File: design/flow/config.mk
export PLATFORM = sky130hd
export DESIGN_NAME = Wienerfilter
export DESIGN_NICKNAME = Wienerfilter
export VERILOG_FILES = /design/flow/design.v
export SDC_FILE = /design/flow/constraint.sdc
export NUM_CORES = 4
export LEC_CHECK = 0
export ABC_AREA = 1
export CAP_MARGIN = 0
export CORE_MARGIN = 2
export CORE_UTILIZATION = 72
export CTS_CLUSTER_DIAMETER = 171
export CTS_CLUSTER_SIZE = 16
export PLACE_DENSITY = 0.4
export SETUP_SLACK_MARGIN = 0.3
export SLEW_MARGIN = 40
File: design/flow/constraint.sdc
create_clock -name core_clock -period 2.9 [get_ports {clk}]
set_input_delay 0.5800 -clock core_clock [delete_from_list [all_inputs] [get_ports {clk}]]
set_output_delay 0.5800 -clock core_clock [all_outputs]
set_load 0.01 [all_outputs]
File: design/flow/design.v
module pmi_ram_dp #(
  parameter pmi_wr_addr_depth = 256,
  parameter pmi_wr_addr_width = 8,
  parameter pmi_wr_data_width = 8,
  parameter pmi_rd_addr_depth = 256,
  parameter pmi_rd_addr_width = 8,
  parameter pmi_rd_data_width = 8,
  parameter pmi_regmode       = "reg",
  parameter pmi_resetmode     = "async",
  parameter pmi_family        = "common"
) (
  input  [pmi_wr_data_width-1:0] Data,
  input  [pmi_wr_addr_width-1:0] WrAddress,
  input  [pmi_rd_addr_width-1:0] RdAddress,
  input                          WrClock,
  input                          RdClock,
  input                          WrClockEn,
  input                          RdClockEn,
  input                          WE,
  input                          Reset,
  output reg [pmi_rd_data_width-1:0] Q
);
  localparam AW = $clog2(pmi_wr_addr_depth);
  reg [pmi_wr_data_width-1:0] mem [0:pmi_wr_addr_depth-1];
  reg [AW-1:0] rd_addr_q;
  always @(posedge WrClock)
    if (WrClockEn && WE)
      mem[WrAddress[AW-1:0]] <= Data;
  always @(posedge RdClock or posedge Reset)
    if (Reset) begin
      rd_addr_q <= 'd0;
      Q         <= 'd0;
    end else if (RdClockEn) begin
      rd_addr_q <= RdAddress[AW-1:0];
      Q         <= mem[rd_addr_q];
    end
endmodule
module pmi_mult #(
  parameter pmi_dataa_width         = 16,
  parameter pmi_datab_width         = 16,
  parameter pmi_sign                = "on",
  parameter pmi_additional_pipeline = 1,
  parameter pmi_input_reg           = "on",
  parameter pmi_output_reg          = "on",
  parameter pmi_family              = "common",
  parameter pmi_implementation      = "DSP"
) (
  input  [pmi_dataa_width-1:0] DataA,
  input  [pmi_datab_width-1:0] DataB,
  input                        Clock,
  input                        ClkEn,
  input                        Aclr,
  output reg [pmi_dataa_width+pmi_datab_width-1:0] Result
);
  reg [pmi_dataa_width-1:0] a_q;
  reg [pmi_datab_width-1:0] b_q;
  reg [pmi_dataa_width+pmi_datab_width-1:0] p_q;
  reg [pmi_dataa_width+pmi_datab_width-1:0] p_q2;
  always @(posedge Clock or posedge Aclr)
    if (Aclr) begin
      a_q    <= 'd0;
      b_q    <= 'd0;
      p_q    <= 'd0;
      p_q2   <= 'd0;
      Result <= 'd0;
    end else if (ClkEn) begin
      a_q    <= DataA;
      b_q    <= DataB;
      p_q    <= $signed(a_q) * $signed(b_q);
      p_q2   <= p_q;
      Result <= p_q2;
    end
endmodule
`timescale 1ns / 1ps
module Wienerfilter#(
    parameter WIDTH    = 16,
    parameter COL_NUM  = 128, 
    parameter ROW_NUM  = 2,
    localparam ADDR_DEP  =  COL_NUM * ROW_NUM,
    localparam ADDR_WID  =  $clog2(ADDR_DEP) + 'd1,
    localparam Serial_COL  =  $clog2(COL_NUM) + 'd1,
    localparam Serial_ROW  =  $clog2(ROW_NUM) + 'd1
)
(
input clk,
input rst,
input start,
input [ADDR_WID-1:0]wr_addr,
input ram_wr_en,
input [WIDTH-1:0]ram_data_in,
input  wire[7:0]rd_wiener,
input [1:0]rd_bank,
input      rd_para,
input [Serial_COL-1:0]wr_data_addr,
input ram_wr_data_en,
input [WIDTH-1:0]ram_data_wr_in,
output [WIDTH*2-1:0]DSP_ADD_DATA_o,
output reg[WIDTH*4-1:0]Wiener_data,
output reg Wiener_data_v,
output finish_cal_o,
output wire [WIDTH/2-1:0]ram_data_out_o,
output data_wr_v_o
) ;
localparam INIT      = 0,
           START     = 1, 
           READ_DATA = 2,
           WAIT_READ = 3,
           MULT_CAL  = 4,
           WAIT_CAL  = 5,
           ADD_CAL   = 6,
           DET       = 7, 
           FINISH    = 8;
reg [6:0]STATE;
reg [Serial_COL - 1:0 ]COL_cnt;
reg [Serial_ROW - 1:0 ]ROW_cnt;
reg [ADDR_WID-1:0]rd_ad_para;
reg [ADDR_WID-1:0]rd_addr;
always@(*) begin 
  rd_ad_para = rd_para? {rd_bank,rd_wiener[5:0]}:rd_addr;
end
wire [WIDTH/2-1:0]ram_data_out;
assign ram_data_out_o=ram_data_out;
wire [WIDTH-1:0]ram_data_data_out;
pmi_ram_dp
#(
  .pmi_wr_addr_depth    (ADDR_DEP ),  
  .pmi_wr_addr_width    (ADDR_WID ),  
  .pmi_wr_data_width    (WIDTH/2 ),  
  .pmi_rd_addr_depth    (ADDR_DEP ),  
  .pmi_rd_addr_width    (ADDR_WID ),  
  .pmi_rd_data_width    (WIDTH/2 ),  
  .pmi_regmode          ( "reg" ),  
  .pmi_resetmode        ("async" ),  
  .pmi_family           ("common" )   
) pmi_ram_dp_inst (
  .Data      (ram_data_in ),   
  .WrAddress (wr_addr ),   
  .RdAddress (rd_ad_para), 
  .WrClock   (clk   ),   
  .RdClock   (clk   ),   
  .WrClockEn (1 ),   
  .RdClockEn (1 ),   
  .WE        (ram_wr_en), 
  .Reset     (rst),   
  .Q         (ram_data_out )    
);
pmi_ram_dp
#(
  .pmi_wr_addr_depth    (COL_NUM ),  
  .pmi_wr_addr_width    (Serial_COL ),  
  .pmi_wr_data_width    (WIDTH ),  
  .pmi_rd_addr_depth    (COL_NUM ),  
  .pmi_rd_addr_width    (Serial_COL ),  
  .pmi_rd_data_width    (WIDTH ),  
  .pmi_regmode          ( "reg" ),  
  .pmi_resetmode        ("async" ),  
  .pmi_family           ("common" )   
) pmi_ram_dp_inst_data (
  .Data      (ram_data_wr_in ),   
  .WrAddress (wr_data_addr ),   
  .RdAddress (COL_cnt ),   
  .WrClock   (clk   ),   
  .RdClock   (clk   ),   
  .WrClockEn (1 ),   
  .RdClockEn (1 ),   
  .WE        (ram_wr_data_en), 
  .Reset     (rst),   
  .Q         (ram_data_data_out )    
);
reg finish_cal;
reg [WIDTH*2-1:0]DSP_ADD_DATA;
wire [WIDTH*2-1:0]result;
reg start_mult,start_mult_d,start_mult_dd;
reg data_wr_v;
always@(posedge clk or posedge rst) begin 
 if(rst) begin 
    STATE <= INIT;
    ROW_cnt <= 'd0;
    COL_cnt <= 'd0;
    start_mult <= 'd0;
    finish_cal <= 'd0;
    DSP_ADD_DATA <= 'd0;
    data_wr_v <='d0;
 end
 else begin 
   case(STATE) 
   INIT      :begin
    ROW_cnt <= 'd0;
    COL_cnt <= 'd0;  
    start_mult <= 'd0;
    finish_cal <= 'd0;
    DSP_ADD_DATA <= 'd0;
    data_wr_v <='d0;
    if(start) begin
        STATE <= START;
     end
    else      begin
        STATE <= INIT;
     end
        end
   START     :begin  
       STATE <= READ_DATA;
       start_mult <= 'd0;
       DSP_ADD_DATA <= DSP_ADD_DATA;
       data_wr_v <='d0;
        end
   READ_DATA :begin  
       STATE <= WAIT_READ;
       start_mult <= 'd0;
        end
   WAIT_READ :begin  
       STATE <= MULT_CAL;  
       start_mult <= 'd1;
        end
   MULT_CAL  :begin  
    STATE <= WAIT_CAL;  
    start_mult <= 'd0;
        end
   WAIT_CAL  :begin  
      if(start_mult_dd) begin STATE <= ADD_CAL;  end
      else begin STATE <= WAIT_CAL;  end
        end
   ADD_CAL :begin 
     if(COL_cnt <  COL_NUM - 'd1) begin
        COL_cnt <= COL_cnt + 'd1;
        STATE   <= START;
        data_wr_v <='d0;
        DSP_ADD_DATA <= DSP_ADD_DATA + result;
      end
     else begin
        COL_cnt <= 0;
        STATE   <= DET;
        data_wr_v <='d1;
        DSP_ADD_DATA <= DSP_ADD_DATA+ result;
      end 
   end    
   DET       :begin  
     DSP_ADD_DATA <= 'd0;
     data_wr_v <='d0;
     if(ROW_cnt <  ROW_NUM - 'd1) begin
        ROW_cnt <= ROW_cnt + 'd1;
        STATE   <= START;
        finish_cal <= 'd0;
      end
     else begin 
        ROW_cnt <= 'd0;
        STATE   <= FINISH;
        finish_cal <= 'd1;
     end
        end
   FINISH    :begin  
    data_wr_v <='d0;
    DSP_ADD_DATA <= 'd0;
    finish_cal <= 'd0;
    STATE   <= INIT;
        end
   endcase
 end
end
assign finish_cal_o = finish_cal;
assign DSP_ADD_DATA_o = DSP_ADD_DATA;
always@(posedge clk or posedge rst) begin 
    if(rst) begin 
        start_mult_d<= 'd0;
        start_mult_dd<= 'd0;
    end
    else begin 
        start_mult_d <= start_mult;
        start_mult_dd<= start_mult_d;
    end
   end
   always@(*) begin 
case(ROW_cnt) 
  'd0: rd_addr =  COL_cnt  ;
  'd1: rd_addr =  COL_NUM + COL_cnt ;
  'd2: rd_addr = {COL_NUM,1'd0 } + COL_cnt ;
  'd3: rd_addr = {COL_NUM,1'd0 } + COL_cnt + COL_NUM ;
endcase
   end
wire [WIDTH-1:0]data_in0,data_in1;
assign data_in0 = {{8{ram_data_out[WIDTH/2-1]}},ram_data_out};
 assign data_in1 = ram_data_data_out;
   pmi_mult
   #(
     .pmi_dataa_width         (WIDTH),  
     .pmi_datab_width         (WIDTH ),  
     .pmi_sign                ("on" ),  
     .pmi_additional_pipeline (1 ),  
     .pmi_input_reg           ( "on" ),  
     .pmi_output_reg          ( "on" ),  
     .pmi_family              ("common"  ),  
     .pmi_implementation      ("DSP" )   
   ) pmi_mult_dsp (
     .DataA  (data_in0 ),   
     .DataB  (data_in1 ),   
     .Clock  (clk ),   
     .ClkEn  (1 ),   
     .Aclr   (rst ),   
     .Result (result )    
   );
assign data_wr_v_o = data_wr_v;
always@(posedge clk or posedge rst)
 begin 
   if(rst) begin 
    Wiener_data  <='d0;
    Wiener_data_v<='d0;
   end
   else begin
case(ROW_cnt)
 'd0:begin if(data_wr_v) begin Wiener_data[WIDTH*1-1:WIDTH*0] <= DSP_ADD_DATA[15:0];  Wiener_data_v<='d0; end else begin Wiener_data <= Wiener_data; Wiener_data_v<='d0; end end
 'd1:begin if(data_wr_v) begin Wiener_data[WIDTH*2-1:WIDTH*1] <= DSP_ADD_DATA[15:0];  Wiener_data_v<='d0; end else begin Wiener_data <= Wiener_data; Wiener_data_v<='d0; end end
 'd2:begin if(data_wr_v) begin Wiener_data[WIDTH*3-1:WIDTH*2] <= DSP_ADD_DATA[23:8];  Wiener_data_v<='d0; end else begin Wiener_data <= Wiener_data; Wiener_data_v<='d0; end end
 'd3:begin if(data_wr_v) begin Wiener_data[WIDTH*4-1:WIDTH*3] <= DSP_ADD_DATA[23:8];  Wiener_data_v<='d1; end else begin Wiener_data <= Wiener_data; Wiener_data_v<='d0; end end
endcase 
    end
 end
endmodule
File: design/flow/run.sh
#!/bin/bash
# the make line also repeats each setting of config.mk as NAME=value (left out here)
make -C /OpenROAD-flow-scripts/flow DESIGN_CONFIG=/design/flow/config.mk WORK_HOME=/design/flow/orfs CLKGATE_MAP_FILE= finish
==> results of run 1 <==
[layer usage]
layer  track usage [%]  vias up
li1                  -    54300
met1              56.5    62300
met2              61.7    11700
met3              10.8     1799
met4              17.3       22
met5                 0        -
[through the flow]
step | util [%] | TNS, ns | setup slack, ns
finish | 84.3 | -18.53 | -1.17
global route | 84.2 | -21.21 | -1.32
CTS | 82.4 | -17.99 | -1.14
detailed placement | 78.0 | -21.54 | -1.36
global placement | 78.0 | -21.33 | -1.35
floorplan | - | -282.28 | -1.05
[area by class of cell]
cell class                 count  area (µm²)
timing repair inverter         1        16.3
clock buffer                 406        8420
sequential                  4352      129000
fill                       12100       38800
timing repair buffer        1414       17200
clock inverter                13         176
tap                         3312        4140
multi-input combinational   9107       46300
inverter                     419        1680
antenna                       23        57.6
[what timing repair did]
item | 4_1_cts | 5_1_grt
hold endpoints to repair | 61 | 0
gates cloned | 28 | 50
hold buffers | 6 | 0
buffers inserted | 38 | 62
gates resized | 249 | 598
pin swaps | 52 | 162
setup endpoints to repair | 59 | 49
==> job_summary.md, run 1 <==
### Flow metrics

| Metric | Value |
|---|---|
| Setup crit end kind | flip-flop |
| Antenna violations before repair | 31 |
| CP required | roughly 3.7 ns |
| CP max-delay cell | fa_1 |
| RD Place Congestion | a little over 0.9 |
| Port Buffers | 159 |
| Peak supply drop | roughly 3100 µV |
| Io pins | roughly 170 |
| FF-to-FF path depth | 17 |
| Critical path class | flip-flop to flip-flop |
| Max-Cap Viols | 0 |
| Finished Cell Area | around 210000 µm² |
| Count of antenna-violating nets left after detailed routing | 1 |
| Outcome | failed layout checks |
| Fin crit share | 141% |
| Combinational share of power | a little under half |
| H-tree levels | 5 |
| DRT Pass-1 Iters | 10 |
| HP Start | ram_data_in[0] |
| Final setup viols | 19 |
| P_leak | around 74 nW |
| DRT iter0 DRCs | 25400 |
| Synthesized cell area | approximately 180000 µm² |
| Remaining DRCs | 0 |
| Synth Seq Share | 72.5% |
| Startpoint types | flip-flop |
| Post-Syn Nets | roughly 15000 |
| HPWL after DPL | ~310000 µm |
| Worst hold path stage count | 1 |
| Clock latency (worst-skew pair) | 0.97 ns |
| Die area | 252000 µm² |
| Final Critical Period | approximately 4.1 ns |
| Blocking Checks | antenna rules, setup timing |
| Worst EP arrival | about 5 ns |
| Adder-cell area share of the yosys netlist | 1.74% |
| Final Hold Fails | 0 |
| WHS Endpoint | pmi_ram_dp_inst.mem[204][0] |
| Setup crit end | pmi_mult_dsp.p_q[17] |
| Clock power frac | approximately a fifth |
| P_comb | 97.8 mW |
| Leading power group | combinational logic |
| Avg WL per Cell | 28.3 µm |
| NetSw | about 80 mW |
| Hold slack final | between 0.08 and 0.09 ns |
| Post-synth mux share | 0% |
| Synth top cell by count | edfxtp_1 |
| Reg2reg setup slack | -1.17 ns |
| Metal-1 WL | around 180000 µm |
| Clock buffer depth | 4 |
| Clk slew on worst S/H paths | roughly 0.080 ns |
| Top delay family on crit path | adder cells |
| Placed Cells | between 15000 and 20000 |
| Routed wire length | 539000 µm |
| AND-OR/OR-AND share of the synthesized area | under 10% |
| Final nets | 15900 |
| Crit. Startpoint | pmi_mult_dsp.a_q[2] |
| Yosys cell types | 41 |
| Routed wl met2 | between 200000 and 250000 µm |
| Ys async rst share | around 6% |
| DR WL met3 | 84400 µm |
| Crit path buffers/inverters | 5 |
| Tool Warnings | around 64 |
| Final non-filler cell total | 19000 |
| Power Density | about 1000 nW/µm² |
| EDFF count, synth | between 4000 and 5000 |
| Synth Instances | 14900 |
| Placed cell area | roughly 190000 µm² |
| DIE HEIGHT | 502 µm |
| P_clk | ~40 mW |
| Post-synth top cells | edfxtp_1, nand2_1, nand3_1, nor2_1, o21ai_0 |
| Total global-route track usage | 40.6% |
| Clk_skew | 0.0651 ns |
| CTS tree | built |
| Via count | around 130k |
| Floorplan utilization | 72.5% |
| Worst Path Max Fanout | 6 |
| Layout overhead on the synthesized area | 16.2% |
| Core area | approximately 250000 µm² |
| R2R Path Start | pmi_mult_dsp.a_q[2] |
| Largest family of logic cells by area | simple AND/OR/NAND/NOR gates |
| #FFs+latches synth | 4352 |
| Overall power | 211 mW |
| Yosys chip area | 179000 µm² |
| Largest type area fraction | 68.9% |
| Internal power | between 100 and 150 mW |
| Reg power frac | between 30% and 40% |
| RR Endpoint | pmi_mult_dsp.p_q[17] |
| CP peak stage delay | 0.55 ns |
| Via density | slightly below 7 |
| Avg Cell Area, Syn | roughly 12 µm² |
| FMAX | between 200 and 250 MHz |
| Synth area leaders | edfxtp_1, nand3_1, nand2_1 |
| Relative slew slack | approximately a third |
| Vias in the first global route | ~120k |
| Seq power | 71.9 mW |
| Sw Share | a little under two fifths |
| Final worst slack | -1.17 ns |
| Yosys xor share | less than 1% |
| And+or+nand+nor area frac | between 10% and 20% |
| Hold WC Path Type | input port to flip-flop |
| Levels on crit path | 17 |
| Worst-margin pin slew | roughly 1.0 ns |
| Num rows | roughly 180 |
| Global-route wire length before repair | roughly 760000 µm |
| Dominant flop cell | edfxtp_1 |
| Die width | between 500 and 600 µm |
| Biggest area consumer among synthesized cells | edfxtp_1 |
| RSZ-0062 raised after global routing | yes |
| Largest net degree at the start of global routing | 129 |
| Max Slew Vio Count | 0 |
| Max Used Layer | met5 |
| Clk root buf | clkbuf_16 |
| Syn. warnings | 10 |
| Most common cell on crit path | fa_1 |
| Grt total ovfl | 0 |
| TritonCTS Sinks | approximately 4400 |
| Critical-path cell list | buf_12 > nand2_2 > inv_2 > fa_1 > fa_1 > fa_1 > inv_1 > fa_1 > inv_2 > ha_4 > nand2_2 > nand2_1 > inv_2 > o211ai_1 > a21oi_1 > o21bai_1 > xor2_1 |
| Cells in synth_stat.txt | ~15000 |
| Total CTS buffers | 321 |
==> run 2: changes to the inputs <==
Settings changed: ABC_AREA 1 to unset, CAP_MARGIN 0 to 20, CORE_UTILIZATION 72 to 45, CTS_CLUSTER_DIAMETER 171 to unset, CTS_CLUSTER_SIZE 16 to unset, PLACE_DENSITY 0.4 to unset, SETUP_SLACK_MARGIN 0.3 to 1.46, SLEW_MARGIN 40 to 20.
Clock period 2.9 ns to 5.22 ns, I/O delays scaled along.
==> run 2 against run 1 <==
  * Now clean on timing, DRC and antenna
  * Critical endpoint is now pmi_mult_dsp.p_q[22]
  * Setup slack improved by 1.9 ns
  * Via count down 39%
  * First-iteration DRC count fell by 68%
  * Combinational power decreased by 92%
  * Largest cell class unchanged
==> job_summary.md, run 2 <==
### Flow metrics

| Metric | Value |
|---|---|
| Setup TNS | 0 ns |
| Synth top cell by count | edfxtp_1 |
| CP peak stage delay | about 0.52 ns |
| Seq power | slightly below 40 mW |
| FILL cells | around 30000 |
| HP Start | pmi_mult_dsp.p_q[7] |
| Top delay family on crit path | adder cells |
| #FFs+latches synth | 4352 |
| Clock buffer depth | 4 |
| Die width | 621 µm |
| Synth Seq Share | ~76% |
| Hold buffer count at CTS | 0 |
| DRT iter0 DRCs | roughly 8200 |
| Worst EP arrival | roughly 5.3 ns |
| Sw Share | a little under a quarter |
| Synth Instances | approximately 7500 |
| Floorplan utilization | between 40 and 50% |
| Io pins | 172 |
| Final Critical Period | between 4 and 5 ns |
| NetSw | ~18 mW |
| Biggest area consumer among synthesized cells | edfxtp_1 |
| DRT Pass-1 Iters | 6 |
| Clk slew on worst S/H paths | about 0.060 ns |
| Num rows | 226 |
| And+or+nand+nor area frac | 2.00% |
| Setup crit end | pmi_mult_dsp.p_q[22] |
| Synth area leaders | edfxtp_1, mux4_2, dfrtp_1 |
| RD Place Congestion | about 0.82 |
| P_clk | ~31 mW |
| Dominant flop cell | edfxtp_1 |
| Worst Path Max Fanout | 8 |
| Post-synth top cells | edfxtp_1, mux4_2, nor2_1, dfrtp_1, clkbuf_1 |
| Relative slew slack | between 20 and 30% |
| CP max-delay cell | fa_1 |
| Total global-route track usage | 21.1% |
| Overall power | 77.5 mW |
| Hold slack final | 0.347 ns |
| Setup crit end kind | flip-flop |
| Core area | ~380000 µm² |
| Ys async rst share | 5.88% |
| WHS Endpoint | pmi_mult_dsp.p_q2[7] |
| Max Slew Vio Count | 0 |
| Most common cell on crit path | fa_1 |
| Grt total ovfl | 0 |
| Fin crit share | between 80% and 90% |
| Syn. warnings | 10 |
| P_comb | roughly 8 mW |
| Crit. Startpoint | pmi_mult_dsp.a_q[3] |
| Worst-margin pin slew | about 1.1 ns |
| Port Buffers | roughly 160 |
| Yosys chip area | approximately 170000 µm² |
| Cells in synth_stat.txt | 7530 |
| Leading power group | sequential cells |
| Largest type area fraction | 71.9% |
| Clock power frac | 39.6% |
| Hold WC Path Type | flip-flop to flip-flop |
| DIE HEIGHT | roughly 620 µm |
| Power Density | ~400 nW/µm² |
| Final setup viols | 0 |
| Reg2reg setup slack | 0.74 ns |
| Synthesized cell area | between 150000 and 200000 µm² |
| Tool Warnings | roughly 90 |
| FF-to-FF path depth | 15 |
| CP required | just over 6 ns |
| Critical-path cell list | buf_12 > and2_4 > fa_1 > fa_1 > fa_1 > inv_2 > fa_1 > inv_2 > ha_4 > or3_4 > a311oi_4 > o31ai_4 > a211oi_2 > a21oi_2 > xor2_1 |
| Startpoint types | flip-flop |
| Peak supply drop | between 500 and 600 µV |
| Worst hold path stage count | 0 |
| Final nets | approximately 8400 |
| EDFF count, synth | 4096 |
| RSZ-0062 raised after global routing | yes |
| Yosys xor share | less than 1% |
| P_leak | between 60 and 70 nW |
| Crit path buffers/inverters | 3 |
| H-tree levels | 5 |
| Global-route wire length before repair | around 600000 µm |
| Internal power | 59.8 mW |
| Antenna violations before repair | 18 |
| Combinational share of power | 10.3% |
| Post-Syn Nets | between 7000 and 8000 |
| TritonCTS Sinks | 4352 |
| R2R Path Start | pmi_mult_dsp.a_q[3] |
| Outcome | finished clean |
| Clock latency (worst-skew pair) | 0.94 ns |
| Vias in the first global route | between 80000 and 90000 |
| Remaining DRCs | 0 |
| Largest family of logic cells by area | multiplexers |
| Avg Cell Area, Syn | between 20 and 25 µm² |
| Layout overhead on the synthesized area | 14.5% |
| Final Hold Fails | 0 |
| Post-synth mux share | a little under a fifth |
| Routed wire length | 409000 µm |
| Via count | a little under 80000 |
| CTS tree | built |
| Clk root buf | clkbuf_16 |
| Reg power frac | approximately 50% |
| Critical path class | flip-flop to flip-flop |
| Die area | 385000 µm² |
| FMAX | around 220 MHz |
| AND-OR/OR-AND share of the synthesized area | less than 1% |
| Avg WL per Cell | 30.2 µm |
| Via density | roughly 5.9 |
| RR Endpoint | pmi_mult_dsp.p_q[22] |
| Max-Cap Viols | 0 |
| Count of antenna-violating nets left after detailed routing | 0 |
| HPWL after DPL | ~250000 µm |
| Total CTS buffers | between 400 and 500 |
| Clk_skew | approximately 0.074 ns |
| Levels on crit path | 15 |
| Yosys cell types | roughly 63 |
| Adder-cell area share of the yosys netlist | 1.82% |
| Largest net degree at the start of global routing | 176 |
[run 2: layout make-up]
type	count	area (µm²)	share of cell area (%)
repair buffers	560	5570	2.84
inverters	151	576	0.294
multi-input cells	2648	40100	20.5
clock inverters	253	2310	1.18
flip-flops and latches	4352	129000	66.1
diodes	12	30.0	0.0153
well taps	5016	6280	3.20
clock buffers	541	11600	5.94
[run 2: stage by stage]
| stage | utilization, % | cell area [µm²] | std cells | setup WS [ns] |
|---|---|---|---|---|
| after global placement | 47.8 | 181000 | 12700 | 0.420 |
| after detailed placement | 47.8 | 181000 | 12700 | 0.385 |
| after global routing | 51.7 | 196000 | 13500 | 0.593 |
| after floorplan | - | 171000 | 7530 | 0.805 |
| final | 51.7 | 196000 | 13500 | 0.740 |
| after CTS | 51.6 | 196000 | 13500 | 0.707 |
[run 2: per-layer routing]
layer | GRT usage (%) | share of wire, % | up-vias
met3 | 3.26 | 6.4 | 495
met1 | 30.0 | 42 | 43600
met2 | 34.7 | 50 | 2637
li1 | - | - | 32700
met5 | 0 | 0.011 | -
met4 | 4.66 | 2.1 | 6
[run 2: timing repair]
action	CTS	global route
setup endpoints to repair	40	25
gates resized	44	48
cloned	0	2
buffers inserted	39	12
pin swaps	23	25
==> run 3: changes to the inputs <==
Settings changed: CAP_MARGIN 20 to 25, CELL_PAD_IN_SITES_GLOBAL_PLACEMENT set to 0, CORE_MARGIN 2 to 5, CORE_UTILIZATION 45 to 72, CTS_CLUSTER_SIZE set to 55, GPL_ROUTABILITY_DRIVEN set to 0, HOLD_SLACK_MARGIN set to -0.01, PLACE_DENSITY_LB_ADDON set to 0.0, SETUP_SLACK_MARGIN 1.46 to 1.23, TNS_END_PERCENT set to 50.
Clock period 5.22 ns to 4.22 ns, I/O delays scaled along.
==> run 3 against run 2 <==
  * The layout now fails its checks (setup timing)
  * Synthesized cell count unchanged
  * Register-to-register slack worse by 1.2 ns
  * Count of clock-buffer cells in the layout down 37
  * Routed wire length up 33%
  * Combinational power up 46%
  * First-iteration DRC count up 110%
  * Clock power up 28%
  * Fmax down 3.8%
  * Sequential share of layout area down 0.84 points
  * Critical path type unchanged
==> job_summary.md, run 3 <==
### Flow metrics

| Metric | Value |
|---|---|
| Global-route wire length before repair | around 750000 µm |
| Final Critical Period | about 4.7 ns |
| Adder-cell area share of the yosys netlist | under 10% |
| Synth area leaders | edfxtp_1, mux4_2, dfrtp_1 |
| Yosys cell types | about 63 |
| Critical path class | flip-flop to flip-flop |
| Total CTS buffers | approximately 420 |
| Avg WL per Cell | 45.3 µm |
| Via count | around 95000 |
| H-tree levels | 5 |
| DRT iter0 DRCs | about 18000 |
| Sw Share | approximately 24% |
| Max-Cap Viols | 0 |
| CP max-delay cell | fa_1 |
| Reg power frac | between 40% and 50% |
| Worst Path Max Fanout | 7 |
| FILL cells | between 8000 and 9000 |
| Remaining DRCs | 0 |
| Startpoint types | flip-flop |
| Synthesized cell area | ~170000 µm² |
| Largest family of logic cells by area | multiplexers |
| Io pins | approximately 170 |
| FF-to-FF path depth | 17 |
| Synth Seq Share | 75.6% |
| Vias in the first global route | approximately 94000 |
| Max Slew Vio Count | 0 |
| CTS tree | built |
| Worst-margin pin slew | ~1.2 ns |
| Count of antenna-violating nets left after detailed routing | 0 |
| Crit. Startpoint | pmi_mult_dsp.a_q[0] |
| Core area | 237000 µm² |
| Synth top cell by count | edfxtp_1 |
| Setup crit end | pmi_mult_dsp.p_q[21] |
| Overall power | 99.2 mW |
| Final setup viols | 12 |
| Ys async rst share | about 5.9% |
| Dominant flop cell | edfxtp_1 |
| P_leak | between 60 and 70 nW |
| TritonCTS Sinks | between 4000 and 5000 |
| RSZ-0062 raised after global routing | yes |
| Post-synth mux share | about 18% |
| Power Density | about 500 nW/µm² |
| Routed wire length | approximately 550000 µm |
| Clock power frac | approximately 40% |
| Syn. warnings | 10 |
| P_comb | between 10 and 15 mW |
| Yosys chip area | 171000 µm² |
| Biggest area consumer among synthesized cells | edfxtp_1 |
| HPWL after DPL | roughly 250000 µm |
| Layout overhead on the synthesized area | 16.0% |
| Num rows | about 180 |
| Crit path buffers/inverters | 6 |
| Post-synth top cells | edfxtp_1, mux4_2, nor2_1, dfrtp_1, clkbuf_1 |
| Antenna violations before repair | about 52 |
| Avg Cell Area, Syn | 22.7 µm² |
| Synth Instances | 7530 |
| P_clk | 39.3 mW |
| Leading power group | sequential cells |
| Outcome | failed layout checks |
| DRT Pass-1 Iters | 7 |
| Final Hold Fails | 0 |
| CP peak stage delay | ~0.54 ns |
| Fin crit share | 110% |
| Largest type area fraction | a little under three quarters |
| #FFs+latches synth | between 4000 and 5000 |
| Clock buffer depth | 4 |
| Placed cell area | 181000 µm² |
| R2R Path Start | pmi_mult_dsp.a_q[0] |
| Combinational share of power | 11.8% |
| Reg2reg setup slack | -0.43 ns |
| Finished Cell Area | 199000 µm² |
| Top delay family on crit path | adder cells |
| Die width | approximately 500 µm |
| Relative slew slack | between 20% and 30% |
| And+or+nand+nor area frac | about 2.0% |
| Setup crit end kind | flip-flop |
| Critical-path cell list | buf_6 > buf_4 > and2_1 > ha_1 > inv_2 > fa_1 > inv_1 > fa_1 > inv_1 > fa_1 > inv_1 > ha_1 > nand3_1 > nand2b_1 > o211ai_1 > a21oi_1 > xnor2_1 |
| FMAX | roughly 210 MHz |
| Final nets | between 8000 and 9000 |
| AND-OR/OR-AND share of the synthesized area | less than 1% |
| CP required | ~5.1 ns |
| Largest net degree at the start of global routing | approximately 130 |
| DIE HEIGHT | between 400 and 500 µm |
| Floorplan utilization | 72.2% |
| Clk_skew | 0.0740 ns |
| Peak supply drop | roughly 860 µV |
| NetSw | roughly 24 mW |
| Internal power | about 75 mW |
| Blocking Checks | setup timing |
| Total global-route track usage | about 44% |
| Port Buffers | about 160 |
| Clock latency (worst-skew pair) | 1.05 ns |
| EDFF count, synth | ~4000 |
| Post-Syn Nets | ~7800 |
| Die area | around 250000 µm² |
| Via density | between 7 and 8 |
| Seq power | between 40 and 50 mW |
| RR Endpoint | pmi_mult_dsp.p_q[21] |
| Grt total ovfl | 0 |
| Cells in synth_stat.txt | about 7500 |
| Levels on crit path | 17 |
| Hold buffer count at CTS | 0 |
| Tool Warnings | about 75 |
| Worst EP arrival | 5.54 ns |
| Yosys xor share | less than 1% |
| Final worst slack | -0.435 ns |
| Clk slew on worst S/H paths | about 0.06 ns |
| Clk root buf | clkbuf_16 |
| Hold WC Path Type | input port to async pin |
[run 3: layout make-up]
type | instances | area [µm²] | area share (%)
Tap cell | 3167 | 3960 | 2.00
Clock buffer | 504 | 11100 | 5.57
Inverter | 151 | 571 | 0.287
Clock inverter | 249 | 2660 | 1.34
Sequential cell | 4352 | 129000 | 65.2
Multi-Input combinational cell | 2648 | 40400 | 20.4
Timing Repair Buffer | 938 | 10300 | 5.19
Antenna cell | 32 | 80.1 | 0.0403
[run 3: repair_timing]
action,in CTS,in global routing
setup endpoints to repair,120,203
gates resized,215,112
pin swaps,21,44
buffers inserted,66,40
gates cloned,53,6
[run 3: metal layers]
metal  track usage [%]  vias to the layer above  part of all wire (%)
li1                  -                    33400                     -
met1              56.1                    48500                    30
met2              70.4                    10900                    49
met3              10.9                     2450                    13
met4              26.7                       42                   8.6
met5                 0                        -                 0.056
[run 3: per-stage QoR]
stage                     util, %  cells  setup slack (ns)  hold WS, ns  setup TNS [ns]
after detailed placement     76.2  11100            -0.422        0.335           -2.93
after floorplan                 -   7530           0.00519        0.331               0
final                        83.7  12000            -0.435        0.120           -3.36
after global placement       76.2  11100            -0.307        0.333           -2.28
after CTS                    83.3  12000            -0.239       0.0813           -1.46
after global routing         83.7  12000            -0.538        0.103           -4.64
==> run 4: changes to the inputs <==
Settings changed: CAP_MARGIN 25 to 20, CELL_PAD_IN_SITES_GLOBAL_PLACEMENT 0 to unset, CORE_MARGIN 5 to 2, CORE_UTILIZATION 72 to 45, CTS_CLUSTER_SIZE 55 to unset, GPL_ROUTABILITY_DRIVEN 0 to unset, HOLD_SLACK_MARGIN -0.01 to unset, PLACE_DENSITY_LB_ADDON 0.0 to unset, SETUP_SLACK_MARGIN 1.23 to unset, TNS_END_PERCENT 50 to unset.
Clock period 4.22 ns to 5.6 ns, I/O delays scaled along.
==> run 4 against run 3 <==
  * Now clean on timing, DRC and antenna
  * Routed wire length down 25%
  * Cell count up 12%
  * Via count down 17%
  * Die area up 56%
  * Clock skew down 0.013 ns
  * Core utilization down 32 points
  * Clock power down 29%
  * Global-route usage down 23 points
  * Flip-flop count unchanged
  * Critical path type unchanged
  * Highest routed layer is now met4
==> job_summary.md, run 4 <==
### Flow metrics

| Metric | Value |
|---|---|
| Synth area leaders | edfxtp_1, mux4_2, dfrtp_1 |
| Clock power frac | just under 40% |
| Setup TNS | 0 ns |
| RR Endpoint | pmi_mult_dsp.p_q[22] |
| Hold buffer count at CTS | 0 |
| Synth Instances | 7530 |
| Die area | slightly below 400000 µm² |
| WHS Endpoint | pmi_mult_dsp.Result[18] |
| Total global-route track usage | between 20% and 30% |
| DRT Pass-1 Iters | 5 |
| Startpoint types | flip-flop |
| Io pins | between 150 and 200 |
| Critical path class | flip-flop to flip-flop |
| Yosys cell types | 63 |
| H-tree levels | 5 |
| Synth top cell by count | edfxtp_1 |
| Final setup viols | 0 |
| Power Density | 361 nW/µm² |
| Clock latency (worst-skew pair) | 0.97 ns |
| Avg Cell Area, Syn | roughly 23 µm² |
| HPWL after DPL | 246000 µm |
| Core area | 379000 µm² |
| Floorplan utilization | 45.2% |
| Most common cell on crit path | fa_1 |
| Global-route wire length before repair | 589000 µm |
| Worst EP arrival | 5.91 ns |
| Finished Cell Area | between 150000 and 200000 µm² |
| CTS tree | built |
| Clock buffer depth | 4 |
| Reg power frac | between 50% and 60% |
| Layout overhead on the synthesized area | 13.5% |
| Syn. warnings | 10 |
| Internal power | ~54 mW |
| Ys async rst share | under 10% |
| Reg2reg setup slack | between 0.4 and 0.5 ns |
| Num rows | between 200 and 250 |
| #FFs+latches synth | 4352 |
| Vias in the first global route | 81300 |
| Post-synth top cells | edfxtp_1, mux4_2, nor2_1, dfrtp_1, clkbuf_1 |
| CP peak stage delay | 0.72 ns |
| Yosys chip area | 171000 µm² |
| And+or+nand+nor area frac | under 10% |
| RD Place Congestion | just over 0.8 |
| Combinational share of power | 8.6% |
| Die width | slightly above 600 µm |
| Hold slack final | approximately 0.33 ns |
| Grt total ovfl | 0 |
| Number of setup buffers added after CTS | 0 |
| Cts repair resizes | 0 |
| Antenna violations before repair | 26 |
| Final Hold Fails | 0 |
| DIE HEIGHT | just over 600 µm |
| Setup crit end | pmi_mult_dsp.p_q[22] |
| Max-Cap Viols | 0 |
| Final nets | about 8300 |
| Seq power | 36.2 mW |
| Post-synth mux share | between 10% and 20% |
| Clk_skew | around 0.06 ns |
| Clk root buf | clkbuf_16 |
| Cells in synth_stat.txt | roughly 7500 |
| Total CTS buffers | around 440 |
| Worst hold path stage count | 0 |
| Tool Warnings | roughly 82 |
| Synth Seq Share | between 70% and 80% |
| Placed cell area | 181000 µm² |
| Leading power group | sequential cells |
| Routed wire length | roughly 410000 µm |
| Dominant flop cell | edfxtp_1 |
| Crit path buffers/inverters | 3 |
| AND-OR/OR-AND share of the synthesized area | 0.720% |
| Worst Path Max Fanout | 16 |
| Sw Share | 22.6% |
| Hold WC Path Type | flip-flop to flip-flop |
| Critical-path cell list | nand2_1 > fa_1 > fa_1 > inv_1 > fa_1 > inv_1 > fa_1 > inv_1 > ha_1 > o21ai_0 > nand2b_1 > a311oi_1 > o31ai_1 > a211oi_1 > a21oi_1 > xor2_1 |
| Clk slew on worst S/H paths | ~0.060 ns |
| Peak supply drop | 373 µV |
| Fin crit share | roughly nine tenths |
| Setup crit end kind | flip-flop |
| Biggest area consumer among synthesized cells | edfxtp_1 |
| RSZ-0062 raised after global routing | no |
| Via count | about 79000 |
| Port Buffers | between 150 and 200 |
| Largest net degree at the start of global routing | 173 |
| Adder-cell area share of the yosys netlist | between 1.5 and 2% |
| Max Slew Vio Count | 0 |
| Final Critical Period | roughly 5.1 ns |
| Largest family of logic cells by area | multiplexers |
| Top delay family on crit path | adder cells |
| P_comb | approximately 6 mW |
| CP max-delay cell | dfrtp_1 |
| Levels on crit path | 16 |
| Relative slew slack | about 26% |
| Layout Utilization | between 50% and 60% |
| Largest type area fraction | 71.9% |
| Outcome | finished clean |
| Yosys xor share | less than 1% |
| Post-Syn Nets | between 7000 and 8000 |
| HP Start | pmi_mult_dsp.p_q2[18] |
| FF-to-FF path depth | 16 |
| P_leak | between 60 and 70 nW |
| TritonCTS Sinks | around 4400 |
| R2R Path Start | pmi_mult_dsp.a_q[2] |
| Remaining DRCs | 0 |
| Worst-margin pin slew | 1.10 ns |
| DRT iter0 DRCs | 8942 |
| NetSw | roughly 16 mW |
| Crit. Startpoint | pmi_mult_dsp.a_q[2] |
| Overall power | about 70 mW |
| Count of antenna-violating nets left after detailed routing | 0 |
| Via density | about 5.9 |
| Avg WL per Cell | around 30 µm |
| CP required | around 6.4 ns |
| Synthesized cell area | 171000 µm² |
| EDFF count, synth | between 4000 and 5000 |
| FMAX | 195 MHz |
| P_clk | 27.8 mW |
| FILL cells | slightly below 30000 |
-- run 4: area by class of cell --
cell class                      count  area [µm²]  area share (%)
Timing Repair Buffer              477        4680            2.41
Tap cell                         5016        6280            3.23
Multi-Input combinational cell   2648       39700            20.5
Antenna cell                       15        37.5          0.0193
Clock inverter                    243        1960            1.01
Inverter                          151         571           0.294
Sequential cell                  4352      129000            66.6
Clock buffer                      553       11600            5.97
-- run 4: metrics by stage --
stage	setup slack, ns	std cells
5_1_grt	0.0688	13400
3_3_place_gp	0.450	12600
3_5_place_dp	0.546	12600
4_1_cts	0.451	13400
2_1_floorplan	0.836	7530
6_report	0.475	13500
-- run 4: metal layers --
metal / part of all wire [%] / GRT usage [%] / vias to the layer above
met5: 0 / 0 / -
met4: 2.6 / 5.37 / 0
met3: 6.6 / 3.07 / 571
met2: 49 / 34.3 / 2704
met1: 42 / 30.5 / 43300
li1: - / - / 32500
==> run 5: changes to the inputs <==
Settings changed: CAP_MARGIN 20 to 25, CORE_ASPECT_RATIO set to 1.86, GPL_ROUTABILITY_DRIVEN set to 1, GPL_TIMING_DRIVEN set to 0, MAX_ROUTING_LAYER set to met4, SETUP_SLACK_MARGIN set to -0.27.
==> run 5 against run 4 <==
  * Still clean on timing, DRC and antenna
  * Register-to-register slack lost 0.39 ns
  * Core utilization up 0.43 points
  * Area after synthesis unchanged
  * Clock power down 3%
  * Largest cell class unchanged
==> job_summary.md, run 5 <==
### Flow metrics

| Metric | Value |
|---|---|
| TritonCTS Sinks | 4352 |
| Io pins | 172 |
| Register area | around 130000 µm² |
| R2R Path Start | pmi_mult_dsp.a_q[7] |
| Layout Utilization | about half |
| Placed cell area | between 150000 and 200000 µm² |
| Synth area leaders | edfxtp_1, mux4_2, dfrtp_1 |
| Critical path class | flip-flop to flip-flop |
| P_comb | about 6.6 mW |
| CP required | approximately 6.4 ns |
| RD Place Congestion | 0.932 |
| Avg WL per Cell | roughly 35 µm |
| Relative slew slack | between 20% and 30% |
| Remaining DRCs | 0 |
| EDFF count, synth | 4096 |
| DRT iter0 DRCs | just under 8000 |
| Top delay family on crit path | adder cells |
| Largest type area fraction | a little over 70% |
| Setup crit end | pmi_mult_dsp.p_q[22] |
| Synth Instances | between 7000 and 8000 |
| H-tree levels | 5 |
| Synth top cell by count | edfxtp_1 |
| Total global-route track usage | about a quarter |
| Clk slew on worst S/H paths | roughly 0.070 ns |
| Post-synth top cells | edfxtp_1, mux4_2, nor2_1, dfrtp_1, clkbuf_1 |
| Combinational share of power | a little under a tenth |
| Finished Cell Area | just under 200000 µm² |
| Clock latency (worst-skew pair) | between 0.9 and 1 ns |
| Max-Cap Viols | 0 |
| Largest net degree at the start of global routing | 121 |
| Global-route wire length before repair | between 600000 and 700000 µm |
| FMAX | about 180 MHz |
| Avg Cell Area, Syn | 22.7 µm² |
| Die area | roughly 390000 µm² |
| Outcome | finished clean |
| Worst EP arrival | roughly 6.3 ns |
| Die width | approximately 460 µm |
| Crit path buffers/inverters | 5 |
| Biggest area consumer among synthesized cells | edfxtp_1 |
| Worst-margin pin slew | between 1 and 1.5 ns |
| P_clk | about 27 mW |
| CTS tree | built |
| Fin crit share | 98.4% |
| Num rows | 308 |
| Leading power group | sequential cells |
| Sw Share | between 20% and 30% |
| Final setup viols | 0 |
| HPWL after DPL | ~340000 µm |
| CP max-delay cell | buf_1 |
| Tool Warnings | between 80 and 90 |
| Startpoint types | flip-flop |
| Post-Syn Nets | between 7000 and 8000 |
| Setup crit end kind | flip-flop |
| Total CTS buffers | a little under 400 |
| Adder-cell area share of the yosys netlist | 1.82% |
| GR Util met1 | about a quarter |
| HP Start | pmi_mult_dsp.p_q2[8] |
| RR Endpoint | pmi_mult_dsp.p_q[22] |
| Vias in the first global route | 85600 |
| Final nets | around 8500 |
| Critical-path cell list | inv_1 > buf_1 > fa_1 > fa_1 > inv_1 > fa_1 > inv_1 > fa_1 > inv_1 > ha_1 > o21ai_0 > nand2b_1 > a311oi_1 > o31ai_2 > a211oi_1 > a21oi_1 > xor2_1 |
| Internal power | approximately 54 mW |
| Met3 usage | under 10% |
| Yosys chip area | between 150000 and 200000 µm² |
| NetSw | ~16 mW |
| FILL cells | just under 30000 |
| Worst hold path stage count | 0 |
| DRT Pass-1 Iters | 5 |
| Routed wire length | 474000 µm |
| GR peak layer | met2 |
| Setup TNS | 0 ns |
| Reg2reg setup slack | about 0.09 ns |
| Logic area | 40100 µm² |
| Reg power frac | approximately 52% |
| Port Buffers | roughly 150 |
| Max Slew Vio Count | 0 |
| Floorplan utilization | ~45% |
| Synthesized cell area | approximately 170000 µm² |
| Peak supply drop | 369 µV |
| Levels on crit path | 17 |
| DIE HEIGHT | roughly 850 µm |
| Count of antenna-violating nets left after detailed routing | 0 |
| Clock power frac | roughly 39% |
| Post-synth mux share | 18.4% |
| Ys async rst share | 5.88% |
| Syn. warnings | 10 |
| #FFs+latches synth | about 4400 |
| Worst Path Max Fanout | 10 |
| Largest family of logic cells by area | multiplexers |
| Grt total ovfl | 0 |
| Synth Seq Share | 75.6% |
| Clock buffer depth | 4 |
| FF-to-FF path depth | 17 |
| Met2 global-route usage | roughly 47% |
| AND-OR/OR-AND share of the synthesized area | 0.720% |
| Final Critical Period | 5.51 ns |
| And+or+nand+nor area frac | about 2.0% |
| Via density | 5.89 |
| Crit. Startpoint | pmi_mult_dsp.a_q[7] |
| Final Hold Fails | 0 |
| Hold slack final | 0.331 ns |
| Power Density | ~360 nW/µm² |
| Yosys xor share | less than 1% |
| Via count | around 80000 |
| Antenna violations before repair | 39 |
| Number of setup buffers added after CTS | 0 |
| Clk_skew | around 0.054 ns |
| Layout overhead on the synthesized area | 14.3% |
| WHS Endpoint | pmi_mult_dsp.Result[8] |
| Dominant flop cell | edfxtp_1 |
| Seq power | 36.2 mW |
| CP peak stage delay | 0.56 ns |
| Core area | around 380000 µm² |
| Clk root buf | clkbuf_16 |
| Cells in synth_stat.txt | 7530 |
| P_leak | slightly above 60 nW |
| Hold WC Path Type | flip-flop to flip-flop |
| Yosys cell types | ~63 |
==> run 5: cell type report <==
cell class                      count  area share, %
Antenna cell                       50         0.0639
Buffer                            379          0.809
Clock buffer                      467           5.25
Clock inverter                    239           1.23
Inverter                          151          0.292
Multi-Input combinational cell   2648           20.5
Sequential cell                  4352           66.1
Tap cell                         4960           3.17
Timing Repair Buffer              370           2.56
==> run 5: routing by layer <==
layer  wire length [µm]  up-vias  part of all wire, %
met5                  0        -                    0
met2             270000     2778                   57
met4              35500        0                  7.5
met1             147000    43500                   31
met3              21400      878                  4.5
li1                   -    32900                    -
==> run 5: timing repair <==
action	in CTS	in global routing
resized	0	2
setup endpoints to repair	0	4
hold buffers	0	0
==> run 5: through the flow <==
| step | std cells | setup slack, ns | power, mW |
|---|---|---|---|
| after floorplan | 7530 | 0.836 | 41.0 |
| after global placement | 12600 | -4.79 | 43.6 |
| after detailed placement | 12800 | -0.169 | 43.5 |
| after CTS | 13500 | -0.220 | 70.4 |
| after global routing | 13600 | -0.213 | 72.2 |
| final | 13600 | 0.0881 | 70.0 |
==> run 6: changes to the inputs <==
Settings changed: ABC_AREA set to 1, CELL_PAD_IN_SITES_GLOBAL_PLACEMENT set to 1, CORE_ASPECT_RATIO 1.86 to unset, CORE_UTILIZATION 45 to 55, CTS_CLUSTER_SIZE set to 87, GPL_ROUTABILITY_DRIVEN 1 to 0, GPL_TIMING_DRIVEN 0 to unset, HOLD_SLACK_MARGIN set to 0.3, MAX_ROUTING_LAYER met4 to unset, PLACE_DENSITY_LB_ADDON set to 0.0, SETUP_SLACK_MARGIN -0.27 to 0.62, TNS_END_PERCENT set to 50.
Clock period 5.6 ns to 2.85 ns, I/O delays scaled along.
==> run 6 against run 5 <==
  * The layout now fails its checks (setup timing)
  * Area after synthesis increased by 4.3%
  * Clock skew about the same
  * Total power increased to 3.3 times the previous value
  * Final area increased by 10%
  * Cell count increased by 50%
  * Flip-flop count unchanged
  * Critical path depth increased by 1
  * Setup slack got worse by 1.3 ns
  * Via count increased by 55%
  * Routed wire length increased by 16%
  * Hold slack improved by 0.010 ns
  * Largest cell class unchanged
==> job_summary.md, run 6 <==
### Flow metrics

| Metric | Value |
|---|---|
| Outcome | failed layout checks |
| Blocking Checks | setup timing |
| Synthesized cell area | 179000 µm² |
| Critical-path cell list | buf_12 > nand2_1 > inv_2 > fa_1 > fa_1 > fa_1 > inv_1 > fa_1 > inv_2 > ha_4 > nand2_2 > nand2_2 > o21ai_1 > o211ai_1 > buf_4 > a21oi_4 > o21bai_1 > xor2_1 |
| Io pins | approximately 170 |
| Synth area leaders | edfxtp_1, nand3_1, nand2_1 |
| Floorplan utilization | roughly 55% |
| Max Slew Vio Count | 0 |
| Adder-cell area share of the yosys netlist | 1.74% |
| Final non-filler cell total | between 20000 and 25000 |
| Num rows | 209 |
| Synth Instances | 14900 |
| Port Buffers | between 150 and 200 |
| Reg power frac | 31.9% |
| Sw Share | between 30% and 40% |
| P_comb | about 98 mW |
| Grt total ovfl | 0 |
| HPWL after DPL | 315000 µm |
| Avg Cell Area, Syn | approximately 12 µm² |
| Layout Utilization | 66.8% |
| CP required | about 3.7 ns |
| Crit path buffers/inverters | 5 |
| Reg2reg setup slack | -1.22 ns |
| Leading power group | combinational logic |
| Setup crit end | pmi_mult_dsp.p_q[17] |
| Largest net degree at the start of global routing | about 130 |
| Worst Path Max Fanout | 13 |
| DRT Pass-1 Iters | 6 |
| Worst hold path stage count | 3 |
| DRT iter0 DRCs | around 16000 |
| Crit. Startpoint | pmi_mult_dsp.a_q[2] |
| Post-synth mux share | 0% |
| Final worst slack | -1.22 ns |
| Final Critical Period | between 4 and 5 ns |
| Synth top cell by count | edfxtp_1 |
| Post-Syn Nets | roughly 15000 |
| Final nets | approximately 16000 |
| WHS Endpoint | pmi_ram_dp_inst.rd_addr_q[2] |
| Combinational share of power | 42.8% |
| Clock buffer depth | 4 |
| RSZ-0062 raised after global routing | yes |
| Total global-route track usage | about a third |
| P_leak | slightly below 80 nW |
| Layout overhead on the synthesized area | 21.1% |
| Largest family of logic cells by area | simple AND/OR/NAND/NOR gates |
| Yosys chip area | ~180000 µm² |
| R2R Path Start | pmi_mult_dsp.a_q[2] |
| Via density | between 6 and 7 |
| Via count | roughly 120k |
| Vias in the first global route | between 100k and 150k |
| Total CTS buffers | 446 |
| Placed Cells | 19400 |
| FMAX | 246 MHz |
| Clk_skew | 0.0545 ns |
| Clk slew on worst S/H paths | roughly 0.060 ns |
| #FFs+latches synth | 4352 |
| CP peak stage delay | 0.53 ns |
| Count of antenna-violating nets left after detailed routing | 0 |
| H-tree levels | 5 |
| Hold WC Path Type | input port to flip-flop |
| Dominant flop cell | edfxtp_1 |
| EDFF count, synth | ~4100 |
| Most common cell on crit path | fa_1 |
| Post-synth top cells | edfxtp_1, nand2_1, nand3_1, nor2_1, o21ai_0 |
| Worst-margin pin slew | just over 1 ns |
| Internal power | between 100 and 150 mW |
| Ys async rst share | under 10% |
| TritonCTS Sinks | between 4000 and 5000 |
| Peak supply drop | roughly 2600 µV |
| P_clk | 57.9 mW |
| Core area | between 300000 and 400000 µm² |
| CP max-delay cell | fa_1 |
| Top delay family on crit path | adder cells |
| Levels on crit path | 18 |
| Tool Warnings | between 60 and 70 |
| Biggest area consumer among synthesized cells | edfxtp_1 |
| Max-Cap Viols | 0 |
| Synth Seq Share | between 70% and 80% |
| Power Density | 1060 nW/µm² |
| CTS tree | built |
| RR Endpoint | pmi_mult_dsp.p_q[17] |
| DIE HEIGHT | between 500 and 600 µm |
| Die area | about 330000 µm² |
| NetSw | between 80 and 90 mW |
| Antenna violations before repair | 16 |
| Worst EP arrival | between 4 and 5 ns |
| Fin crit share | 143% |
| Relative slew slack | 31.3% |
| Clk root buf | clkbuf_16 |
| Global-route wire length before repair | ~800000 µm |
| Avg WL per Cell | between 20 and 30 µm |
| Remaining DRCs | 0 |
| Cells in synth_stat.txt | 14900 |
| Yosys xor share | 0.157% |
| FF-to-FF path depth | 18 |
| Syn. warnings | 10 |
| Clock latency (worst-skew pair) | approximately 1 ns |
| Largest type area fraction | roughly 69% |
| And+or+nand+nor area frac | approximately 17% |
| Final setup viols | 19 |
| Final Hold Fails | 0 |
| Yosys cell types | roughly 40 |
| Critical path class | flip-flop to flip-flop |
| Die width | ~570 µm |
| Clock power frac | 25.3% |
| Startpoint types | flip-flop |
| Routed wire length | 549000 µm |
| HP Start | rd_wiener[2] |
| AND-OR/OR-AND share of the synthesized area | 5.26% |
| Setup crit end kind | flip-flop |
| Seq power | roughly 73 mW |
run 6: area by class of cell:
type,instances,area [µm²]
Antenna cell,6,15.0
Clock inverter,277,2740
Timing Repair Buffer,1438,18400
Fill cell,23700,107000
Multi-Input combinational cell,9107,46700
Timing Repair inverter,3,43.8
Tap cell,4325,5410
Sequential cell,4352,129000
Inverter,419,1690
Clock buffer,543,11600
run 6: repair_timing:
action,CTS,global route
cloned,43,54
hold buffers,29,0
setup buffers,57,67
resized,515,521
hold endpoints to repair,2476,0
setup endpoints to repair,169,171
pin swaps,114,127
run 6: through the flow:
step	total power [mW]	setup TNS, ns	setup slack [ns]	cell area (µm²)	hold WS (ns)
finish	229	-18.10	-1.22	216000	0.341
CTS	223	-17.44	-1.12	212000	0.302
floorplan	126	-293.47	-1.09	179000	0.331
global placement	156	-18.45	-1.18	193000	0.334
detailed placement	157	-24.21	-1.23	193000	0.336
global route	240	-20.85	-1.38	216000	0.325
run 6: routing by layer:
layer  up-vias  global-route usage, %  routed length, µm
li1      55000                      -                  -
met1     61800                   47.2             225000
met2      6421                   49.4             251000
met3       808                   5.41              56300
met4         4                   9.17              16200
met5         -                      0                 20
==> run 7: changes to the inputs <==
Settings changed: ABC_AREA 1 to 0, CAP_MARGIN 25 to 35, CELL_PAD_IN_SITES_GLOBAL_PLACEMENT 1 to 0, CORE_UTILIZATION 55 to 54, CTS_CLUSTER_DIAMETER set to 26, CTS_CLUSTER_SIZE 87 to unset, GPL_ROUTABILITY_DRIVEN 0 to unset, HOLD_SLACK_MARGIN 0.3 to -0.03, PLACE_DENSITY set to 0.93, PLACE_DENSITY_LB_ADDON 0.0 to unset, SETUP_SLACK_MARGIN 0.62 to -0.15, TNS_END_PERCENT 50 to 45.
Clock period 2.85 ns to 6.88 ns, I/O delays scaled along.
==> run 7 against run 6 <==
  * The flow now stops in global routing
  * Area after synthesis shrank 4.1%
  * Die area fell by 2.3%
  * Synthesized cell count decreased by 49%
==> job_summary.md, run 7 <==
### Metrics collected by this job

| Metric | Value |
|---|---|
| Yosys cell types | roughly 63 |
| TritonCTS Sinks | approximately 4400 |
| Dominant flop cell | edfxtp_1 |
| Total global-route track usage | between 50% and 60% |
| Syn. warnings | 10 |
| Largest family of logic cells by area | multiplexers |
| Adder-cell area share of the yosys netlist | ~1.8% |
| RD Place Congestion | slightly below 0.9 |
| Synthesized cell area | 171000 µm² |
| Die width | around 570 µm |
| Yosys xor share | less than 1% |
| Biggest area consumer among synthesized cells | edfxtp_1 |
| Post-synth top cells | edfxtp_1, mux4_2, nor2_1, dfrtp_1, clkbuf_1 |
| #FFs+latches synth | between 4000 and 5000 |
| Floorplan utilization | between 50% and 60% |
| Outcome | stopped before the end |
| EDFF count, synth | 4096 |
| Grt total ovfl | about 70 |
| Avg Cell Area, Syn | about 23 µm² |
| Failed at | global routing |
| Port Buffers | 159 |
| Number of setup buffers added after CTS | 0 |
| Synth Seq Share | 75.6% |
| Io pins | ~170 |
| HPWL after DPL | roughly 310000 µm |
| Total CTS buffers | just over 800 |
| H-tree levels | 6 |
| Core area | 315000 µm² |
| Die area | 322000 µm² |
| Placed cell area | between 150000 and 200000 µm² |
| And+or+nand+nor area frac | under 10% |
| Hold buffer count at CTS | 0 |
| Clk root buf | clkbuf_16 |
| Setup slack at placement | between 1 and 1.5 ns |
| Stop err | [ERROR GRT-0232] Routing congestion too high. Check the congestion heatmap in the GUI. |
| Cts repair resizes | 0 |
| Largest type area fraction | between 70% and 80% |
| Post-synth mux share | 18.4% |
| Num rows | between 200 and 250 |
| Post-Syn Nets | ~7800 |
| DIE HEIGHT | between 500 and 600 µm |
| Ys async rst share | around 6% |
| AND-OR/OR-AND share of the synthesized area | less than 1% |
| Synth area leaders | edfxtp_1, mux4_2, dfrtp_1 |
| Clock buffer depth | 4 |
| Cells in synth_stat.txt | about 7500 |
| Synth top cell by count | edfxtp_1 |
| Placed Cells | around 12000 |
| Synth Instances | 7530 |
| Yosys chip area | ~170000 µm² |
[run 7: per-layer routing]
metal,GRT overflow,GRT usage [%]
met1,1,48.1
met4,43,52.1
met3,2,36.0
met2,24,67.4
met5,0,21.1
[run 7: metrics by stage]
stage | power (mW) | util (%)
2_1_floorplan | 33.4 | -
3_3_place_gp | 34.7 | 56.6
3_5_place_dp | 35.4 | 56.8
4_1_cts | 78.9 | 66.1
==> run 8: changes to the inputs <==
Settings changed: ABC_AREA 0 to unset, CAP_MARGIN 35 to 40, CELL_PAD_IN_SITES_GLOBAL_PLACEMENT 0 to unset, CORE_UTILIZATION 54 to 30, CTS_CLUSTER_DIAMETER 26 to unset, GPL_ROUTABILITY_DRIVEN set to 1, HOLD_SLACK_MARGIN -0.03 to unset, MIN_ROUTING_LAYER set to met1, PLACE_DENSITY 0.93 to unset, PLACE_DENSITY_LB_ADDON set to 0.13, SETUP_SLACK_MARGIN -0.15 to -0.41, SLEW_MARGIN 20 to 25, TNS_END_PERCENT 45 to 30.
Clock period 6.88 ns to 4.54 ns, I/O delays scaled along.
==> run 8 against run 7 <==
  * The layout now fails its checks (setup timing)
  * Die area increased by 79%
  * Area after synthesis unchanged
  * Synthesized cell count is the same
==> job_summary.md, run 8 <==
### Flow metrics

| Metric | Value |
|---|---|
| Internal power | roughly 70 mW |
| Critical path class | flip-flop to flip-flop |
| Syn. warnings | 10 |
| Clock power frac | between 40% and 50% |
| Finished Cell Area | between 200000 and 250000 µm² |
| Worst-margin pin slew | approximately 1.0 ns |
| Peak supply drop | approximately 380 µV |
| Post-Syn Nets | 7781 |
| Top delay family on crit path | adder cells |
| Most common cell on crit path | fa_1 |
| Total CTS buffers | 472 |
| Overall power | roughly 91 mW |
| Worst EP arrival | 5.57 ns |
| Blocking Checks | setup timing |
| Critical-path cell list | buf_4 > buf_4 > and2_1 > fa_1 > fa_1 > fa_1 > inv_1 > fa_1 > inv_1 > ha_1 > o2111a_1 > a21o_1 > o41ai_1 > buf_4 > o21ai_0 > a31oi_1 > xnor2_1 |
| Global-route wire length before repair | 673000 µm |
| HPWL after DPL | slightly above 300000 µm |
| P_clk | approximately 37 mW |
| Vias in the first global route | 84700 |
| FMAX | approximately 210 MHz |
| Avg Cell Area, Syn | 22.7 µm² |
| Clk_skew | approximately 0.10 ns |
| WHS Endpoint | pmi_ram_dp_inst_data.mem[63][9] |
| Count of antenna-violating nets left after detailed routing | 0 |
| Num rows | approximately 280 |
| Placed cell area | between 150000 and 200000 µm² |
| Dominant flop cell | edfxtp_1 |
| Synth area leaders | edfxtp_1, mux4_2, dfrtp_1 |
| P_leak | roughly 64 nW |
| Startpoint types | flip-flop |
| Clk slew on worst S/H paths | ~0.06 ns |
| Die area | roughly 580000 µm² |
| Combinational share of power | 9.5% |
| Hold WC Path Type | input port to flip-flop |
| And+or+nand+nor area frac | about 2.0% |
| DRT Pass-1 Iters | 5 |
| Clk root buf | clkbuf_16 |
| RD Place Congestion | a little under 0.8 |
| Post-synth mux share | between 10% and 20% |
| Setup crit end | pmi_mult_dsp.p_q[30] |
| Floorplan utilization | between 30% and 40% |
| CP peak stage delay | 0.51 ns |
| Relative slew slack | a little under a third |
| Port Buffers | around 160 |
| Antenna violations before repair | ~48 |
| RR Endpoint | pmi_mult_dsp.p_q[30] |
| Yosys chip area | 171000 µm² |
| Worst Path Max Fanout | 7 |
| Largest family of logic cells by area | multiplexers |
| R2R Path Start | pmi_mult_dsp.a_q[3] |
| FF-to-FF path depth | 17 |
| Seq power | between 40 and 50 mW |
| Yosys xor share | less than 1% |
| Hold buffer count at CTS | 0 |
| Final Critical Period | around 4.7 ns |
| Die width | approximately 760 µm |
| NetSw | approximately 21 mW |
| CP required | 5.42 ns |
| HP Start | ram_data_wr_in[9] |
| Reg2reg setup slack | -0.15 ns |
| Largest type area fraction | 71.9% |
| Adder-cell area share of the yosys netlist | around 1.8% |
| FILL cells | approximately 52000 |
| Clock buffer depth | 4 |
| Crit. Startpoint | pmi_mult_dsp.a_q[3] |
| Core area | 569000 µm² |
| Grt total ovfl | 0 |
| DIE HEIGHT | roughly 760 µm |
| Avg WL per Cell | 29.0 µm |
| Cells in synth_stat.txt | about 7500 |
| DRT iter0 DRCs | around 7500 |
| Final worst slack | -0.150 ns |
| EDFF count, synth | between 4000 and 5000 |
| Sw Share | 23.3% |
| Outcome | failed layout checks |
| Power Density | about 450 nW/µm² |
| Reg power frac | between 40% and 50% |
| Final Hold Fails | 0 |
| Tool Warnings | around 63 |
| Leading power group | sequential cells |
| Max-Cap Viols | 0 |
| Synth Instances | approximately 7500 |
| Synth top cell by count | edfxtp_1 |
| P_comb | between 8 and 9 mW |
| Routed wire length | ~480000 µm |
| Ys async rst share | 5.88% |
| Post-synth top cells | edfxtp_1, mux4_2, nor2_1, dfrtp_1, clkbuf_1 |
| Via density | between 4 and 5 |
| CP max-delay cell | fa_1 |
| Crit path buffers/inverters | 5 |
| H-tree levels | 5 |
| Levels on crit path | 17 |
| CTS tree | built |
| Clock latency (worst-skew pair) | approximately 1 ns |
| AND-OR/OR-AND share of the synthesized area | 0.720% |
| TritonCTS Sinks | about 4400 |
| Largest net degree at the start of global routing | ~140 |
| Synthesized cell area | around 170000 µm² |
| Max Slew Vio Count | 0 |
| Setup slack at placement | -0.439 ns |
| Yosys cell types | ~63 |
| Total global-route track usage | between 10% and 20% |
| Io pins | approximately 170 |
| Setup crit end kind | flip-flop |
| Biggest area consumer among synthesized cells | edfxtp_1 |
| Layout overhead on the synthesized area | 18.6% |
| Fin crit share | 103% |
| Final nets | around 8800 |
| #FFs+latches synth | ~4400 |
| Synth Seq Share | between 70% and 80% |
| Remaining DRCs | 0 |
| Via count | around 80000 |
| Worst hold path stage count | 1 |
| Final setup viols | 6 |
## run 8: repair_timing
item                       in CTS  in global routing
pin swaps                       0                  0
buffers inserted                0                  0
setup endpoints to repair       1                  3
resized                         1                  2
## run 8: through the flow
stage / hold slack [ns] / utilization (%) / setup TNS [ns] / cells
6_report: 0.138 / 35.7 / -0.637 / 16500
4_1_cts: 0.0131 / 35.7 / -1.12 / 16500
2_1_floorplan: 0.331 / - / -0.711 / 7530
5_1_grt: 0.0676 / 35.7 / -2.68 / 16500
3_5_place_dp: 0.335 / 33.0 / -2.26 / 15600
3_3_place_gp: 0.331 / 33.0 / -2.35 / 15600
## run 8: cell type report
| cell class | count | area [µm²] | area share, % |
|---|---|---|---|
| Inverter | 151 | 571 | 0.281 |
| Tap cell | 7533 | 9430 | 4.64 |
| Multi-Input combinational cell | 2648 | 40000 | 19.7 |
| Clock buffer | 584 | 12400 | 6.10 |
| Timing Repair Buffer | 912 | 8480 | 4.18 |
| Clock inverter | 281 | 2620 | 1.29 |
| Sequential cell | 4352 | 129000 | 63.8 |
| Antenna cell | 20 | 50.0 | 0.0247 |
## run 8: metal layers
metal / vias to the layer above / routed length [µm] / global-route usage (%) / share of wire [%]
met3: 554 / 21300 / 2.07 / 4.4
met2: 1881 / 234000 / 27.2 / 49
met4: 0 / 10900 / 3.62 / 2.3
met5: - / 0 / 0 / 0
met1: 44400 / 212000 / 22.7 / 44
li1: 33500 / - / - / -
Power and IR drop assume default switching activity.
